== JK ==
// cpu
module cpu 
	(output wire [7:0] address,
	 output wire [7:0] to_memory,
	 output wire write,
	 input wire [7:0] from_memory, 
     input wire clk, reset);
make LEC_CHECK=0 CAP_MARGIN=20 CORE_MARGIN=2 CORE_UTILIZATION=47 CTS_CLUSTER_DIAMETER=339 CTS_CLUSTER_SIZE=12 PLACE_DENSITY=0.39 SETUP_SLACK_MARGIN=1.92 SLEW_MARGIN=15 TNS_END_PERCENT=5 finish   # period 8.0 ns
run.sh (not shown) runs the stock make flow with config.mk's settings and CLKGATE_MAP_FILE=.
JK went all the way through synthesis, placement and routing and the layout is clean on timing, DRC and antenna.
What MS does differently from JK at the input level:
Settings: SETUP_SLACK_MARGIN no longer set, was 1.92; TNS_END_PERCENT no longer set, was 5; SLEW_MARGIN now 5, was 15; GPL_TIMING_DRIVEN now 0, previously not set; CORE_UTILIZATION now 40, was 47; CTS_CLUSTER_DIAMETER no longer set, was 339; CELL_PAD_IN_SITES_GLOBAL_PLACEMENT now 2, previously not set; GPL_ROUTABILITY_DRIVEN now 0, previously not set; PLACE_DENSITY no longer set, was 0.39; CTS_CLUSTER_SIZE now 53, was 12.
Notes after the runs:
Relative max-transition margin ends up higher on JK.
Per the comparison of MS with JK, wire length picked up an extra 1500 microns, logic gate fraction of the total cell area lost 2.6 points.
Summary of MS over JK: first-pass GRT wire length now larger, number of iterations in the first detailed-routing pass now smaller.
MS vs JK, net count reported at finish went up by about 6.5%.
Delta (MS minus JK): final setup slack of the worst path up 0.15 ns, count of non-CTS buffers in the layout went up by 180%, starting density of the core has decreased.

Starting RTL as in the previous note.
clock: 8.0 ns
lec_check: 0
cap_margin: 20
core_aspect_ratio: 0.5
core_margin: 2
core_utilization: 47
cts_cluster_diameter: 339
cts_cluster_size: 98
place_density: 0.39
setup_slack_margin: 1.88
slew_margin: 15
tns_end_percent: 15
The first run went through all stages and came out clean.
==> next run, changes <==
Settings changed: ABC_AREA set to 1, CAP_MARGIN 20 to 30, CELL_PAD_IN_SITES_GLOBAL_PLACEMENT set to 1, CORE_ASPECT_RATIO 0.5 to 0.61, CORE_UTILIZATION 47 to 45, CTS_CLUSTER_DIAMETER 339 to 221, CTS_CLUSTER_SIZE 98 to 11, GPL_ROUTABILITY_DRIVEN set to 0, MIN_ROUTING_LAYER set to met2, PLACE_DENSITY 0.39 to not set, SETUP_SLACK_MARGIN 1.88 to 1.0, SLEW_MARGIN 15 to 20, TNS_END_PERCENT 15 to not set.
Now the flow ended with an error in global routing (5_1_grt) (GRT-0116); synthesized area came out lower by a few percent; die area stays flat; synthesized cell count went up by about a fifth.
==> next run, changes <==
Settings changed: CAP_MARGIN 30 to 10, CORE_UTILIZATION 45 to 22, CTS_CLUSTER_DIAMETER 221 to 46, GPL_ROUTABILITY_DRIVEN 0 to 1, GPL_TIMING_DRIVEN set to 0, PLACE_DENSITY_LB_ADDON set to 0.11.
With this change the flow finished with timing, DRC and antenna clean; synthesized area is unchanged; die size rises by about 100%; synthesized cell count does not change.
==> next run, changes <==
Settings changed: ABC_AREA 1 to not set, CAP_MARGIN 10 to 20, CELL_PAD_IN_SITES_GLOBAL_PLACEMENT 1 to not set, CORE_ASPECT_RATIO 0.61 to not set, CORE_UTILIZATION 22 to 47, CTS_CLUSTER_DIAMETER 46 to 339, CTS_CLUSTER_SIZE 11 to 98, GPL_ROUTABILITY_DRIVEN 1 to not set, GPL_TIMING_DRIVEN 0 to not set, MIN_ROUTING_LAYER met2 to not set, PLACE_DENSITY set to 0.39, PLACE_DENSITY_LB_ADDON 0.11 to not set, SETUP_SLACK_MARGIN 1.0 to not set, SLEW_MARGIN 20 to 15.
Effect: Final area came out lower by 3.4%; register-to-register slack is worse by 520 ps; clock-buffer cell count does not change; critical path depth came out lower by 3; die size came out lower by 50%; synthesized area came out higher by 4.4%; global-route usage came out higher by 4.1 points; cell count came out lower by 28%.

run 1:
cpu again, from the RTL that the note above started with.
make LEC_CHECK=0 ABC_AREA=1 CAP_MARGIN=20 CORE_ASPECT_RATIO=0.92 CORE_MARGIN=2 CORE_UTILIZATION=72 CTS_CLUSTER_SIZE=15 PLACE_DENSITY=0.65 SETUP_SLACK_MARGIN=0.26 SLEW_MARGIN=20 finish   # period 3.06 ns
The flow for run 1 finished, though final verification flagged negative setup slack.
Input changes introduced in run 2 (baseline for comparison: run 1):
# run 1
export LEC_CHECK = 0
export ABC_AREA = 1
export CAP_MARGIN = 20
export CORE_ASPECT_RATIO = 0.92
export CORE_MARGIN = 2
export CORE_UTILIZATION = 72
export CTS_CLUSTER_SIZE = 15
export PLACE_DENSITY = 0.65
export SETUP_SLACK_MARGIN = 0.26
export SLEW_MARGIN = 20
create_clock -name core_clock -period 3.06 [get_ports {clk}]
# run 2
export LEC_CHECK = 0
export CAP_MARGIN = 20
export CORE_MARGIN = 2
export CORE_UTILIZATION = 66
export SLEW_MARGIN = 20
create_clock -name core_clock -period 4.4 [get_ports {clk}]
### Flow results
Run 2 ended with every stage complete and zero timing, DRC or antenna violations.
[compare] base=run 1 new=run 2: sequential power went down, area of all placed cells without fillers went down.
Higher post-synthesis sequential area ratio among run 2 and run 1: run 1
Diff run 1 -> run 2: global-route usage now sits lower, effective utilization at floorplan moved down.
diff inputs: run 2 => run 3
# run 2
export LEC_CHECK = 0
export CAP_MARGIN = 20
export CORE_MARGIN = 2
export CORE_UTILIZATION = 66
export SLEW_MARGIN = 20
create_clock -name core_clock -period 4.4 [get_ports {clk}]
# run 3
export LEC_CHECK = 0
export CAP_MARGIN = 20
export CORE_MARGIN = 2
export CORE_UTILIZATION = 66
export CTS_CLUSTER_SIZE = 42
export SETUP_SLACK_MARGIN = 0.76
export SLEW_MARGIN = 20
create_clock -name core_clock -period 2.84 [get_ports {clk}]
## What came out
Status | run 2 and run 3 | clean except run 3
Run 3 never completed, since it errored out during 5_1_grt.
Compared to run 2, run 3 has post-placement cell area 19% higher.
As far as level count of the clock H-tree goes, run 3 and run 2 are indistinguishable; the numbers are identical.
In terms of number of buffers created by CTS, run 2 and run 3 differ only marginally.
Summary of run 3 over run 2: count of buffers added by post-CTS timing repair for setup went up by 46; final weighted congestion of routability-driven global placement went up by about 17%.
Number of standard-cell rows in the floorplan: run 3 vs run 2 identical
Diff run 2 and run 3: number of cells after detailed placement lower in run 2
Diff run 2..run 3 | cell total in the yosys stat output | unchanged
Re half-perimeter wire length after placement: run 2 and run 3 aren't equal, and the higher value belongs to run 3.
Power is estimated from default activity; no workload was simulated.
